## CentralProcessingUnit
module CentralProcessingUnit (
  input clock,
  input reset,
  input handInterruptSignalIn,
  input [15:0] IF_memory_read,
  output [15:0] IF_address,
  input [15:0] MEM_memory_read,
  output [1:0] MEM_memory_control,
  output [15:0] MEM_memory_address,
  output [15:0] MEM_target_value,
  output [175:0] register_value
);
==> flow/config.mk <==
export PLATFORM = sky130hd
export DESIGN_NAME = CentralProcessingUnit
export DESIGN_NICKNAME = CentralProcessingUnit
export VERILOG_FILES = /design/flow/design.v
export SDC_FILE = /design/flow/constraint.sdc
export NUM_CORES = 4
export LEC_CHECK = 0
export ABC_AREA = 1
export CAP_MARGIN = 5
export CELL_PAD_IN_SITES_DETAIL_PLACEMENT = 2
export CELL_PAD_IN_SITES_GLOBAL_PLACEMENT = 1
export CORE_MARGIN = 10
export CORE_UTILIZATION = 58
export CTS_CLUSTER_DIAMETER = 372
export CTS_CLUSTER_SIZE = 61
export GPL_ROUTABILITY_DRIVEN = 1
export HOLD_SLACK_MARGIN = -0.02
export MIN_ROUTING_LAYER = met1
export PLACE_DENSITY = 0.94
export SLEW_MARGIN = 15
export TNS_END_PERCENT = 10
==> flow/constraint.sdc <==
create_clock -name core_clock -period 11.0 [get_ports {clock}]
set_input_delay 2.2000 -clock core_clock [delete_from_list [all_inputs] [get_ports {clock}]]
set_output_delay 2.2000 -clock core_clock [all_outputs]
set_load 0.01 [all_outputs]
run.sh (not shown) runs the stock make flow with config.mk's settings and CLKGATE_MAP_FILE=.
The starting point failed in detailed placement.
Rerun with:
==> flow/config.mk (replaced) <==
export PLATFORM = sky130hd
export DESIGN_NAME = CentralProcessingUnit
export DESIGN_NICKNAME = CentralProcessingUnit
export VERILOG_FILES = /design/flow/design.v
export SDC_FILE = /design/flow/constraint.sdc
export NUM_CORES = 4
export LEC_CHECK = 0
export CAP_MARGIN = 20
export CORE_MARGIN = 2
export CORE_UTILIZATION = 58
export PLACE_DENSITY = 0.6
export SLEW_MARGIN = 20
==> flow/constraint.sdc (replaced) <==
create_clock -name core_clock -period 6.04 [get_ports {clock}]
set_input_delay 1.2080 -clock core_clock [delete_from_list [all_inputs] [get_ports {clock}]]
set_output_delay 1.2080 -clock core_clock [all_outputs]
set_load 0.01 [all_outputs]
The changed run produced a layout that fails on negative setup slack.
Synthesized cell count drops by 27%.
Die area drops by 17%.
Synthesized area drops by 6.5%.
Rerun with:
--- a/flow/config.mk
+++ b/flow/config.mk
@@ -8,5 +8,6 @@
 export CAP_MARGIN = 20
 export CORE_MARGIN = 2
-export CORE_UTILIZATION = 58
-export PLACE_DENSITY = 0.6
+export CORE_UTILIZATION = 72
+export CTS_CLUSTER_SIZE = 41
+export PLACE_DENSITY_LB_ADDON = 0.22
 export SLEW_MARGIN = 20
==> flow/constraint.sdc (replaced) <==
create_clock -name core_clock -period 9.73 [get_ports {clock}]
set_input_delay 1.9460 -clock core_clock [delete_from_list [all_inputs] [get_ports {clock}]]
set_output_delay 1.9460 -clock core_clock [all_outputs]
set_load 0.01 [all_outputs]
The new run finished but fails on negative setup slack; worst setup slack gets better by 1.1 ns; critical path depth shrinks by 2; power shrinks by 44%; die area shrinks by 19%; count of clock-buffer cells in the layout shrinks by 2; first-iteration DRC count grows by 47%; design area shrinks by 14%; via count shrinks by 4.3%; global-route usage grows by 6.8 points.
Rerun with:
--- a/flow/config.mk
+++ b/flow/config.mk
@@ -8,6 +8,6 @@
 export CAP_MARGIN = 20
 export CORE_MARGIN = 2
-export CORE_UTILIZATION = 72
-export CTS_CLUSTER_SIZE = 41
-export PLACE_DENSITY_LB_ADDON = 0.22
+export CORE_UTILIZATION = 40
+export PLACE_DENSITY = 0.6
+export SETUP_SLACK_MARGIN = 0.51
 export SLEW_MARGIN = 20
==> flow/constraint.sdc (replaced) <==
create_clock -name core_clock -period 10.8 [get_ports {clock}]
set_input_delay 2.1600 -clock core_clock [delete_from_list [all_inputs] [get_ports {clock}]]
set_output_delay 2.1600 -clock core_clock [all_outputs]
set_load 0.01 [all_outputs]
After rerunning: With this change the flow finished with timing, DRC and antenna clean; core utilization decreases by 36 points; first-iteration DRC count went down by about 54%; count of clock-buffer cells in the layout came out higher by 9; sequential cell count is unchanged; setup slack improved by 0.72 ns.
Rerun with:
--- a/flow/config.mk
+++ b/flow/config.mk
@@ -8,6 +8,6 @@
 export CAP_MARGIN = 20
 export CORE_MARGIN = 2
-export CORE_UTILIZATION = 40
-export PLACE_DENSITY = 0.6
-export SETUP_SLACK_MARGIN = 0.51
+export CORE_UTILIZATION = 60
+export HOLD_SLACK_MARGIN = 0.29
+export SETUP_SLACK_MARGIN = -0.36
 export SLEW_MARGIN = 20
==> flow/constraint.sdc (replaced) <==
create_clock -name core_clock -period 5.99 [get_ports {clock}]
set_input_delay 1.1980 -clock core_clock [delete_from_list [all_inputs] [get_ports {clock}]]
set_output_delay 1.1980 -clock core_clock [all_outputs]
set_load 0.01 [all_outputs]
This time the run finished with negative setup slack left.
Clock power goes up by about 80%.
Synthesized cell count stays the same.
Combinational power goes up by about 120%.

========
build 31:
Starting RTL as in the previous note.
clock: 11.0 ns
lec_check: 0
cap_margin: 20
core_aspect_ratio: 0.76
core_margin: 2
core_utilization: 40
cts_cluster_diameter: 90
hold_slack_margin: 0.2
place_density: 0.6
setup_slack_margin: 3.02
slew_margin: 20
tns_end_percent: 15
Build 31: no failed stages, no open violations at the end
Relative to build 31, the following input files were edited for build 1:
# build 31
export LEC_CHECK = 0
export CAP_MARGIN = 20
export CORE_ASPECT_RATIO = 0.76
export CORE_MARGIN = 2
export CORE_UTILIZATION = 40
export CTS_CLUSTER_DIAMETER = 90
export HOLD_SLACK_MARGIN = 0.2
export PLACE_DENSITY = 0.6
export SETUP_SLACK_MARGIN = 3.02
export SLEW_MARGIN = 20
export TNS_END_PERCENT = 15
create_clock -name core_clock -period 11.0 [get_ports {clock}]
# build 1
export LEC_CHECK = 0
export CAP_MARGIN = 20
export CORE_MARGIN = 2
export CORE_UTILIZATION = 13
export PLACE_DENSITY = 0.6
export SLEW_MARGIN = 20
create_clock -name core_clock -period 15.6 [get_ports {clock}]
### Flow results
- Sequential share of layout area for build 1: 0.52 points down relative to build 31
- Compared with build 31, build 1 degrades routed wire length.
- Standard cell with the maximum stage delay on the critical path = sky130_fd_sc_hd__or4_4: build 1; standard cell with the maximum stage delay on the critical path = sky130_fd_sc_hd__nor4_4: build 31
- Cell count in build 1 is 2062 above build 31.
- The clock skew number comes out higher for build 1 vs build 31.
- Utilization of the core after routing (lower): build 1
- Of build 1 and build 31, it is build 1 that has the lower post-CTS setup repair buffer count.
- [compare] base=build 31 new=build 1: global-route usage over all layers dropped 18 points; area of all placed cells without fillers increased about 1.3%; endpoint required time on the critical path went up 2.32 ns.
For build 80, these inputs were changed with respect to build 1:
# build 1
export LEC_CHECK = 0
export CAP_MARGIN = 20
export CORE_MARGIN = 2
export CORE_UTILIZATION = 13
export PLACE_DENSITY = 0.6
export SLEW_MARGIN = 20
create_clock -name core_clock -period 15.6 [get_ports {clock}]
# build 80
export LEC_CHECK = 0
export CAP_MARGIN = 5
export CELL_PAD_IN_SITES_GLOBAL_PLACEMENT = 1
export CORE_MARGIN = 2
export CORE_UTILIZATION = 40
export SLEW_MARGIN = 20
create_clock -name core_clock -period 11.0 [get_ports {clock}]
[summary]
[compare] base=build 1 new=build 80: floorplan-stage core utilization now larger; routed length per instance now larger; row count now smaller; number of global-route vias before repair now larger.
Going from build 1 to build 80, final hold slack has decreased, leakage power summed over all cells has increased, critical path depth has decreased.
### build 80 -> build 55
# build 80
export LEC_CHECK = 0
export CAP_MARGIN = 5
export CELL_PAD_IN_SITES_GLOBAL_PLACEMENT = 1
export CORE_MARGIN = 2
export CORE_UTILIZATION = 40
export SLEW_MARGIN = 20
create_clock -name core_clock -period 11.0 [get_ports {clock}]
# build 55
export LEC_CHECK = 0
export ABC_AREA = 1
export CAP_MARGIN = 5
export CELL_PAD_IN_SITES_DETAIL_PLACEMENT = 2
export CELL_PAD_IN_SITES_GLOBAL_PLACEMENT = 1
export CORE_MARGIN = 7
export CORE_UTILIZATION = 58
export CTS_CLUSTER_SIZE = 61
export GPL_ROUTABILITY_DRIVEN = 0
export HOLD_SLACK_MARGIN = -0.02
export MIN_ROUTING_LAYER = met2
export PLACE_DENSITY = 0.94
export SLEW_MARGIN = 20
export TNS_END_PERCENT = 25
create_clock -name core_clock -period 11.0 [get_ports {clock}]
Findings:
FAIL build 55 @ detailed placement: tool exited with error
Diff build 80 and build 55: mean area per synthesized cell lower in build 55
Build 55: die height 31 um below build 80
Lower adder-cell share of the synthesized area among build 80 and build 55: build 55
Build 80 has higher horizontal die size than build 55.
Against build 80, post-synthesis instance area in build 55 came out worse.
Looking only at post-synthesis share of cell area spent on and-or and or-and gates, and setting everything else aside, the lower value of build 80 and build 55 goes to build 80.
Main logic family after synthesis: AND-OR/OR-AND gates -> build 80, simple AND/OR/NAND/NOR gates -> build 55
Taking build 80 as 1.0, build 55 lands at 0.66 on number of library cell types mapped by synthesis.
Chip area (build 80 / build 55): 1.2
Compare build 80 and build 55 | floorplan core density higher: build 55
Core area shrinks by more than a quarter when moving from build 80 to build 55.

========
CentralProcessingUnit again, from the RTL that the note above started with.
// CentralProcessingUnit
module CentralProcessingUnit (
  input clock,
  input reset,
  input handInterruptSignalIn,
  input [15:0] IF_memory_read,
  output [15:0] IF_address,
  input [15:0] MEM_memory_read,
  output [1:0] MEM_memory_control,
  output [15:0] MEM_memory_address,
  output [15:0] MEM_target_value,
  output [175:0] register_value
);
wire [15:0] programCounter_0;   
wire [15:0] programCounter_1;   
wire [15:0] programCounter_2;   
wire [15:0] programCounter_3;   
wire [15:0] programCounter_4;   
wire [15:0] programCounter_5;   
wire [15:0] instruction_1_origin;
wire [15:0] instruction_1_selected;
wire [15:0] instruction_2;
wire [15:0] instruction_3;
wire [15:0] instruction_4;
wire [3:0] firstRegisterAddress;
wire [15:0] firstRegisterValueOrigin;
wire [15:0] firstRegisterValueMiddle;
wire [15:0] firstRegisterValueFinal;
wire [3:0] secondRegisterAddress;
wire [15:0] secondRegisterValueOrigin;
wire [15:0] secondRegisterValueMiddle;
wire [15:0] secondRegisterValueFinal;
wire [3:0] targetRegisterAddress_2;
wire [3:0] targetRegisterAddress_3;
wire [3:0] targetRegisterAddress_4;
wire [15:0] targetValue_3;
wire [15:0] targetValue_4;
wire t;
wire [2:0] jumpControl;
wire [1:0] memoryControl;
wire [15:0] dataMemoryAddress;
wire [15:0] dataFetched;
wire [3:0] interruptIndex;
wire interruptSignalDecoder;
wire interruptSignalHandler;
wire interruptSignalHardware;
wire interruptInstructionSignal;
wire [15:0] interruptInstruction;
ProgramCounterAdder pcAdder (
  clock,
  reset,
  programCounter_0,
  instruction_1_selected,
  firstRegisterValueFinal,
  t,
  interruptSignalHandler,
  interruptInstructionSignal,
  jumpControl,
  programCounter_0
);
InstructionFetcher fetcher (
  .clk(clock),
  .rst(reset),
  .current_PC(programCounter_0),
  .mem_read(IF_memory_read),
  .current_IR_addr(IF_address),
  .current_IR(instruction_1_origin)
);
InstructionDecoder decoder (
  clock,
  reset,
  instruction_1_selected,
  firstRegisterAddress,
  secondRegisterAddress,
  targetRegisterAddress_2,
  jumpControl,
  interruptIndex,
  interruptSignalDecoder,
  interruptInstructionSignal
);
InterruptHandler handler (
  clock,
  reset,
  interruptIndex,
  interruptSignalHardware,
  interruptSignalHandler,
  interruptInstruction
);
InterruptSelector interruptSelector (
  instruction_1_origin,
  ...
make LEC_CHECK=0 CAP_MARGIN=20 CELL_PAD_IN_SITES_GLOBAL_PLACEMENT=0 CORE_MARGIN=2 CORE_UTILIZATION=58 CTS_CLUSTER_DIAMETER=44 CTS_CLUSTER_SIZE=27 GPL_TIMING_DRIVEN=1 MAX_ROUTING_LAYER=met4 PLACE_DENSITY_LB_ADDON=0.1 SLEW_MARGIN=20 TNS_END_PERCENT=30 finish   # period 7.79 ns
The baseline finished with setup timing left.
==> next run, changes <==
- CELL_PAD_IN_SITES_GLOBAL_PLACEMENT: 0 -> not set
- CORE_UTILIZATION: 58 -> 51
- CTS_CLUSTER_DIAMETER: 44 -> not set
- CTS_CLUSTER_SIZE: 27 -> not set
- PLACE_DENSITY_LB_ADDON: 0.1 -> 0.21
- SETUP_SLACK_MARGIN: not set -> 1.29
- SLEW_MARGIN: 20 -> 15
- TNS_END_PERCENT: 30 -> not set
- clock period: 7.79 -> 18.9 ns (I/O delays scaled with it)
The changed run passed the timing, DRC and antenna checks.
Worst hold slack is about the same.
Global-route usage shrinks by 7.4 points.
Register-to-register slack gains 3600 ps.
Critical path depth decreases by 5.
Power decreases by well over a third.
Cell area drops by a little under a tenth.
Sequential power drops by well over a third.
Non-clock buffer count goes down by 269.
==> next run, changes <==
- CORE_UTILIZATION: 51 -> 68
- CTS_CLUSTER_SIZE: not set -> 80
- GPL_TIMING_DRIVEN: 1 -> not set
- HOLD_SLACK_MARGIN: not set -> -0.09
- PLACE_DENSITY_LB_ADDON: 0.21 -> not set
- SETUP_SLACK_MARGIN: 1.29 -> not set
- SLEW_MARGIN: 15 -> 20
- clock period: 18.9 -> 6.66 ns (I/O delays scaled with it)
=> With this change the flow completed, yet does not pass: setup timing; routed wire length came out higher by 14%; non-clock buffer count came out higher by 371; utilization came out higher by 27 points; worst setup slack got worse by 3000 ps; design area came out higher by 10%; synthesized cell count is unchanged.
==> next run, changes <==
- CAP_MARGIN: 20 -> 0
- CORE_UTILIZATION: 68 -> 70
- CTS_CLUSTER_SIZE: 80 -> 42
- HOLD_SLACK_MARGIN: -0.09 -> not set
- MAX_ROUTING_LAYER: met4 -> not set
- PLACE_DENSITY: not set -> 0.6
- clock period: 6.66 -> 6.04 ns (I/O delays scaled with it)
=> Now the flow ended with an error in global routing, error GRT-0232. Area after synthesis is unchanged. Synthesized cell count stays the same. Die area goes down by 2.8%.
==> next run, changes <==
- CAP_MARGIN: 0 -> 20
- clock period: 6.04 -> 7.05 ns (I/O delays scaled with it)
Effect: This time the run ran to the end with violations: setup timing. Die area is unchanged. Synthesized cell count does not change. Area after synthesis is unchanged.
==> next run, changes <==
- CORE_UTILIZATION: 70 -> 57
- CTS_CLUSTER_SIZE: 42 -> not set
- PLACE_DENSITY: 0.6 -> not set
- clock period: 7.05 -> 6.0 ns (I/O delays scaled with it)
What happened: The new run ran to the end with violations: setup timing. Global-route usage decreases by 8.3 points. Clock power increases by 26%. Wire length increases by 0.55%. Total power increases by 26%. Clock-buffer cell count decreases by 4. Area after synthesis does not change. Worst setup slack gets worse by 130 ps.
No activity file was given, so power comes from the tool's default toggle rates.
